==> job 2519 <==
Design IOTDF, start of the top module:
module IOTDF( clk, rst, in_en, iot_in, fn_sel, busy, valid, iot_out);
==> flow/config.mk <==
export PLATFORM = sky130hd
export DESIGN_NAME = IOTDF
export DESIGN_NICKNAME = IOTDF
export VERILOG_FILES = /design/flow/design.v
export SDC_FILE = /design/flow/constraint.sdc
export NUM_CORES = 4
export LEC_CHECK = 0
export CAP_MARGIN = 40
export CELL_PAD_IN_SITES_DETAIL_PLACEMENT = 1
export CORE_MARGIN = 2
export CORE_UTILIZATION = 52
export CTS_CLUSTER_DIAMETER = 292
export GPL_ROUTABILITY_DRIVEN = 0
export GPL_TIMING_DRIVEN = 0
export HOLD_SLACK_MARGIN = 0.09
export MAX_ROUTING_LAYER = met4
export PLACE_DENSITY_LB_ADDON = 0.26
export SLEW_MARGIN = 20
export TNS_END_PERCENT = 100
==> flow/constraint.sdc <==
create_clock -name core_clock -period 5.0 [get_ports {clk}]
set_input_delay 1.0000 -clock core_clock [delete_from_list [all_inputs] [get_ports {clk}]]
set_output_delay 1.0000 -clock core_clock [all_outputs]
set_load 0.01 [all_outputs]
run.sh (not shown) runs the stock make flow with config.mk's settings and CLKGATE_MAP_FILE=.
==> job 100 (differences from job 2519) <==
CAP_MARGIN = 25   (was 40)
CELL_PAD_IN_SITES_DETAIL_PLACEMENT = 2   (was 1)
CORE_ASPECT_RATIO = 1.16   (was default)
CORE_MARGIN = 5   (was 2)
CORE_UTILIZATION = 45   (was 52)
CTS_CLUSTER_DIAMETER = 164   (was 292)
CTS_CLUSTER_SIZE = 15   (was default)
GPL_ROUTABILITY_DRIVEN = default   (was 0)
HOLD_SLACK_MARGIN = default   (was 0.09)
MAX_ROUTING_LAYER = default   (was met4)
PLACE_DENSITY_LB_ADDON = 0.08   (was 0.26)
SETUP_SLACK_MARGIN = -0.32   (was default)
SLEW_MARGIN = 35   (was 20)
TNS_END_PERCENT = 95   (was 100)
==> flow_summary.toml <==
# yosys + openroad results
[floorplan]
die_h_microns = 312
chipArea_sq_um = 97500
die_x_microns = 312
placementRows = 113

[status]
error_line = "[ERROR GRT-0116] Global routing finished with congestion. Check the congestion regions in the DRC Viewer."
stop_stage = "5_1_grt"
outcome = "aborted with a tool error"

[place]
placed_area_sq_um = 53800
the above is filed under job 2519

==> flow_summary.toml <==
# synthesis and place-and-route metrics
[floorplan]
chipArea_sq_um = 117000
die_x_microns = 318
placementRows = 131
die_h_microns = 367

[place]
placed_area_sq_um = 54100

[pwr]
pg_comb_mw = 9.86

[status]
outcome = "finished clean"
the above is filed under job 100


---

==> inputs of 03-03 <==
IOTDF again, from the RTL that the note above started with.
make LEC_CHECK=0 CAP_MARGIN=20 CORE_MARGIN=2 CORE_UTILIZATION=68 CTS_CLUSTER_SIZE=37 MAX_ROUTING_LAYER=met4 SLEW_MARGIN=20 finish   # period 2.38 ns
==> 04-08: changes against 03-03 <==
--- a/flow/config.mk
+++ b/flow/config.mk
@@ -7,7 +7,7 @@
 export LEC_CHECK = 0
 export CAP_MARGIN = 20
 export CORE_MARGIN = 2
-export CORE_UTILIZATION = 68
-export CTS_CLUSTER_SIZE = 37
+export CORE_UTILIZATION = 70
+export CTS_CLUSTER_SIZE = 25
 export MAX_ROUTING_LAYER = met4
 export SLEW_MARGIN = 20
==> flow/constraint.sdc (replaced) <==
create_clock -name core_clock -period 3.93 [get_ports {clk}]
set_input_delay 0.7860 -clock core_clock [delete_from_list [all_inputs] [get_ports {clk}]]
set_output_delay 0.7860 -clock core_clock [all_outputs]
set_load 0.01 [all_outputs]
==> changes_impl.md <==
### Physical design

* Placed standard-cell area at 57800 sq um
* Post_cts resized at 256
* Die Size at 74800 sq um
* CTS buffer count at 91
* Routability cong. at 1.08
* Setup WS pre-CTS at -0.828 ns
* Die width at 274 um
* Status: did not finish
* Exit stage: 5_1_grt
# the run above: 03-03

==> changes_impl.md <==
### Implementation results

* Status: no timing/DRC/antenna violations
* Post_cts resized at 0
* Pwr top: sequential cells
* Worst Setup End Kind: register
* GRT Util Overall at 50.7%
* Setup WS pre-CTS at 0.503 ns
* Die width at 270 um
* Routability cong. at 1.07
* Die Size at 72700 sq um
# the run above: 04-08


---

==> run a: inputs <==
IOTDF again, from the RTL that the note above started with.
==> flow/config.mk <==
export PLATFORM = sky130hd
export DESIGN_NAME = IOTDF
export DESIGN_NICKNAME = IOTDF
export VERILOG_FILES = /design/flow/design.v
export SDC_FILE = /design/flow/constraint.sdc
export NUM_CORES = 4
export LEC_CHECK = 0
export CAP_MARGIN = 5
export CELL_PAD_IN_SITES_DETAIL_PLACEMENT = 2
export CORE_MARGIN = 2
export CORE_UTILIZATION = 42
export CTS_CLUSTER_DIAMETER = 292
export GPL_TIMING_DRIVEN = 0
export HOLD_SLACK_MARGIN = 0.09
export PLACE_DENSITY_LB_ADDON = 0.25
export SLEW_MARGIN = 20
export TNS_END_PERCENT = 100
==> flow/constraint.sdc <==
create_clock -name core_clock -period 5.0 [get_ports {clk}]
set_input_delay 1.0000 -clock core_clock [delete_from_list [all_inputs] [get_ports {clk}]]
set_output_delay 1.0000 -clock core_clock [all_outputs]
set_load 0.01 [all_outputs]
==> run b: changes against run a <==
- CAP_MARGIN: 5 -> 20
- CELL_PAD_IN_SITES_DETAIL_PLACEMENT: 2 -> unset
- CORE_UTILIZATION: 42 -> 40
- CTS_CLUSTER_DIAMETER: 292 -> unset
- GPL_TIMING_DRIVEN: 0 -> unset
- HOLD_SLACK_MARGIN: 0.09 -> unset
- PLACE_DENSITY_LB_ADDON: 0.25 -> unset
- TNS_END_PERCENT: 100 -> unset
==> flow/constraint.sdc (replaced) <==
create_clock -name core_clock -period 3.74 [get_ports {clk}]
set_input_delay 0.7480 -clock core_clock [delete_from_list [all_inputs] [get_ports {clk}]]
set_output_delay 0.7480 -clock core_clock [all_outputs]
set_load 0.01 [all_outputs]
==> notes <==
In area after synthesis, run a and run b do not differ. Synthesized cell count is the same in run a and run b. Run b went through all stages and came out clean. Run a aborted during global routing on GRT-0232. Against run b, the die area of run a is lower by about 4.7%.

---

==> wip/xenon <==
IOTDF again, from the RTL that the note above started with.
export LEC_CHECK = 0
export CAP_MARGIN = 20
export CORE_MARGIN = 2
export CORE_UTILIZATION = 70
export CTS_CLUSTER_DIAMETER = 349
export CTS_CLUSTER_SIZE = 25
export SLEW_MARGIN = 20
create_clock -name core_clock -period 3.19 [get_ports {clk}]
==> wip/zinc: changes against wip/xenon <==
--- a/flow/config.mk
+++ b/flow/config.mk
@@ -8,6 +8,7 @@
 export CAP_MARGIN = 20
 export CORE_MARGIN = 2
 export CORE_UTILIZATION = 70
-export CTS_CLUSTER_DIAMETER = 349
-export CTS_CLUSTER_SIZE = 25
+export CTS_CLUSTER_DIAMETER = 28
+export CTS_CLUSTER_SIZE = 24
+export SETUP_SLACK_MARGIN = 0.62
 export SLEW_MARGIN = 20
==> flow/constraint.sdc (replaced) <==
create_clock -name core_clock -period 2.08 [get_ports {clk}]
set_input_delay 0.4160 -clock core_clock [delete_from_list [all_inputs] [get_ports {clk}]]
set_output_delay 0.4160 -clock core_clock [all_outputs]
set_load 0.01 [all_outputs]
==> wip/sierra: changes against wip/xenon <==
--- a/flow/config.mk
+++ b/flow/config.mk
@@ -10,4 +10,8 @@
 export CORE_UTILIZATION = 70
 export CTS_CLUSTER_DIAMETER = 349
 export CTS_CLUSTER_SIZE = 25
+export HOLD_SLACK_MARGIN = -0.05
+export MAX_ROUTING_LAYER = met4
+export PLACE_DENSITY = 0.64
+export SETUP_SLACK_MARGIN = 0.73
 export SLEW_MARGIN = 20
==> flow/constraint.sdc (replaced) <==
create_clock -name core_clock -period 2.57 [get_ports {clk}]
set_input_delay 0.5140 -clock core_clock [delete_from_list [all_inputs] [get_ports {clk}]]
set_output_delay 0.5140 -clock core_clock [all_outputs]
set_load 0.01 [all_outputs]
==> results <==
Result of the run: wip/zinc did not finish; wip/xenon no timing/DRC/antenna violations; wip/sierra did not finish
Failing step: wip/zinc clock tree synthesis; wip/xenon -; wip/sierra global routing
TritonCTS Buffers: wip/zinc -; wip/xenon 40; wip/sierra 40
Total number of clock tree sinks: wip/zinc -; wip/xenon 869; wip/sierra 869
Number of buffers added for setup after CTS: wip/zinc -; wip/xenon 0; wip/sierra 74
Post-placement setup slack: wip/zinc -0.751 ns; wip/xenon -0.104 ns; wip/sierra -0.375 ns
Weighted congestion reported at the end of routability-driven placement: wip/zinc 1.07; wip/xenon 1.05; wip/sierra 1.06
Number of placed instances with taps included: wip/zinc 7,379; wip/xenon 6,582; wip/sierra 6,933
Number of placement rows: wip/zinc 97; wip/xenon 97; wip/sierra 97
Placed inst area: wip/zinc 60,600 sq um; wip/xenon 53,400 sq um; wip/sierra 56,800 sq um
Clock Tree Root: wip/zinc -; wip/xenon sky130_fd_sc_hd__clkbuf_16; wip/sierra sky130_fd_sc_hd__clkbuf_16
Number of hold buffers added after CTS: wip/zinc -; wip/xenon 0; wip/sierra 0
Maximum root-to-sink buffer count: wip/zinc -; wip/xenon 3; wip/sierra 3
Post-cts resize count: wip/zinc -; wip/xenon 1; wip/sierra 467
Synthesized registers: wip/zinc 869; wip/xenon 869; wip/sierra 869
# H-tree levels: wip/zinc -; wip/xenon 2; wip/sierra 2
Most common cell in the netlist: wip/zinc sky130_fd_sc_hd__nand2_1; wip/xenon sky130_fd_sc_hd__nand2_1; wip/sierra sky130_fd_sc_hd__nand2_1
Overall chip area: wip/zinc 72,700 sq um; wip/xenon 72,700 sq um; wip/sierra 72,700 sq um
Placed wire-length estimate: wip/zinc 150,000 um; wip/xenon 131,000 um; wip/sierra 143,000 um
Dominant cell type by area after synthesis: wip/zinc sky130_fd_sc_hd__dfrtp_1; wip/xenon sky130_fd_sc_hd__dfrtp_1; wip/sierra sky130_fd_sc_hd__dfrtp_1

---

==> v6 <==
Starting RTL as in the previous note.
Settings: LEC_CHECK=0, ABC_AREA=1, CAP_MARGIN=20, CORE_MARGIN=2, CORE_UTILIZATION=68, CTS_CLUSTER_DIAMETER=359, GPL_ROUTABILITY_DRIVEN=1, MAX_ROUTING_LAYER=met5, MIN_ROUTING_LAYER=met1, SETUP_SLACK_MARGIN=0.08, SLEW_MARGIN=20, TNS_END_PERCENT=95; clock period 2.62 ns.
==> v39: changes against v6 <==
Settings changed: CORE_MARGIN 2 to 4, CORE_UTILIZATION 68 to 25, CTS_CLUSTER_DIAMETER 359 to not set, GPL_ROUTABILITY_DRIVEN 1 to 0, PLACE_DENSITY_LB_ADDON set to 0.21, TNS_END_PERCENT 95 to 20.
==> flow/constraint.sdc (replaced) <==
create_clock -name core_clock -period 3.71 [get_ports {clk}]
set_input_delay 0.7420 -clock core_clock [delete_from_list [all_inputs] [get_ports {clk}]]
set_output_delay 0.7420 -clock core_clock [all_outputs]
set_load 0.01 [all_outputs]
==> impl_table.tex <==
% Synthesis and place-and-route results
\begin{tabular}{lr}
\hline
Metric & Value \\
\hline
\multicolumn{2}{l}{\textbf{Hold path}} \\
\quad Endpoint of the worst hold-timing path & crc\_sort\_inst.crc\_inst.byte\_cnt[3]\$\_DFFE\_PP0P\_ \\
\quad Min-Delay Startpoint & crc\_sort\_inst.crc\_inst.byte\_cnt[3]\$\_DFFE\_PP0P\_ \\
\multicolumn{2}{l}{\textbf{Floorplanning}} \\
\quad Die height & between 200 and 300 µm \\
\quad Chip footprint & $\sim$77000 µm² \\
\multicolumn{2}{l}{\textbf{Pwr}} \\
\quad Leakage power & approximately 28 nW \\
\quad Clock network power share & approximately 23\% \\
\quad Power Dens Cells & between 1000 and 1500 nW/µm² \\
\quad Fraction of power consumed by sequential logic & roughly a third \\
\multicolumn{2}{l}{\textbf{Final layout}} \\
\quad Clock Buffer Count & between 100 and 150 \\
\multicolumn{2}{l}{\textbf{Setup path}} \\
\quad Critical-path maximum fanout & 8 \\
\quad Number of buffers and inverters on the critical path & 1 \\
\quad Crit path DAT & 3.14 ns \\
\multicolumn{2}{l}{\textbf{CTS}} \\
\quad Clk latency late pin & between 0.6 and 0.7 ns \\
\multicolumn{2}{l}{\textbf{Final timing}} \\
\quad RSZ-0062 raised after global routing & true \\
\multicolumn{2}{l}{\textbf{Outcome}} \\
\quad Status & complete, no violations \\
\multicolumn{2}{l}{\textbf{Global routing}} \\
\quad Global-route total usage across every layer & between 50\% and 60\% \\
\hline
\end{tabular}
(the above is from v6)
==> impl_table.tex <==
% Synthesis and place-and-route results
\begin{tabular}{lr}
\hline
Metric & Value \\
\hline
\multicolumn{2}{l}{\textbf{Global routing}} \\
\quad Global-route total usage across every layer & 21.8\% \\
\quad Met2 track demand over resource & a little under a third \\
\multicolumn{2}{l}{\textbf{Pwr}} \\
\quad Leakage power & 26.7 nW \\
\quad Fraction of power consumed by sequential logic & 32.4\% \\
\quad Clock network power share & roughly 25\% \\
\multicolumn{2}{l}{\textbf{Floorplanning}} \\
\quad Die height & 459 µm \\
\quad I/O pin cnt & about 140 \\
\multicolumn{2}{l}{\textbf{Outcome}} \\
\quad Status & complete, no violations \\
\multicolumn{2}{l}{\textbf{Setup path}} \\
\quad Crit path DAT & 3.64 ns \\
\multicolumn{2}{l}{\textbf{CTS}} \\
\quad Cts-stage hold buffer count & 0 \\
\quad Clk latency late pin & 0.75 ns \\
\multicolumn{2}{l}{\textbf{Final layout}} \\
\quad Clock Buffer Count & 147 \\
\hline
\end{tabular}
(the above is from v39)

---

==> run Z: inputs <==
Starting RTL as in the previous note.
clock: 2.6 ns
lec_check: 0
abc_area: 1
cap_margin: 20
core_margin: 4
core_utilization: 58
gpl_routability_driven: 1
max_routing_layer: met5
min_routing_layer: met1
setup_slack_margin: 0.08
slew_margin: 20
tns_end_percent: 20
==> run P (differences from run Z) <==
Settings changed: ABC_AREA 1 to default, CORE_MARGIN 4 to 2, CORE_UTILIZATION 58 to 65, GPL_ROUTABILITY_DRIVEN 1 to default, MAX_ROUTING_LAYER met5 to default, MIN_ROUTING_LAYER met1 to default, SETUP_SLACK_MARGIN 0.08 to default, TNS_END_PERCENT 20 to default.
==> flow/constraint.sdc (replaced) <==
create_clock -name core_clock -period 3.93 [get_ports {clk}]
set_input_delay 0.7860 -clock core_clock [delete_from_list [all_inputs] [get_ports {clk}]]
set_output_delay 0.7860 -clock core_clock [all_outputs]
set_load 0.01 [all_outputs]
==> run D (differences from run Z) <==
Settings changed: ABC_AREA 1 to 0, CAP_MARGIN 20 to 35, CORE_UTILIZATION 58 to 25, PLACE_DENSITY_LB_ADDON from default to 0.09, SETUP_SLACK_MARGIN 0.08 to default.
==> flow/constraint.sdc (replaced) <==
create_clock -name core_clock -period 3.71 [get_ports {clk}]
set_input_delay 0.7420 -clock core_clock [delete_from_list [all_inputs] [get_ports {clk}]]
set_output_delay 0.7420 -clock core_clock [all_outputs]
set_load 0.01 [all_outputs]
==> qor summary <==
| item | run D | run P | run Z |
|---|---|---|---|
| Number of clock buffers in the layout | 164 | 119 | 139 |
| Leading power group | registers | registers | combinational logic |
| Post-Synthesis Cells | 5,594 | 5,594 | 7,000 |
| Antenna violations before repair | 22 | 12 | 11 |
| Flop share of the area | 36.6% | 38.9% | 36.6% |
| Number of standard cells in the layout, taps in and fillers out | 8,482 | 6,675 | 8,440 |
| Cell Pwr Density | 592 mW/mm2 | 551 mW/mm2 | 1010 mW/mm2 |
| Crit path DRT | 4.31 ns | 4.48 ns | 3.17 ns |
| Startpoint of the most critical hold path | data_buf1[64]$_DFFE_PP0P_ | result_reg[20]$_DFFE_PP0P_ | - |
| Met3 global-route usage | 2.59% | 13.9% | 13.8% |
| Routed via count divided by cell count | 5.07 | 6.74 | 6.22 |
| Area share of the largest cell type after synthesis | 43.8% | 43.8% | 42.5% |
| Warning total across the stage logs | 104 | 123 | 102 |
| Reg power frac | 35.0% | 38.7% | 32.5% |
| Finished layout cell area | 0.0595 mm2 | 0.0560 mm2 | 0.0594 mm2 |
| Outcome | no timing/DRC/antenna violations | no timing/DRC/antenna violations | no timing/DRC/antenna violations |
| Inverters | 147 | 147 | 512 |
| Part of the Yosys area used for sequential elements | 44.0% | 44.0% | 42.7% |
| Non-clock buffers | 513 | 383 | 550 |
| Core area | 0.196 mm2 | 0.0756 mm2 | 0.0869 mm2 |
Power and IR drop assume default switching activity.
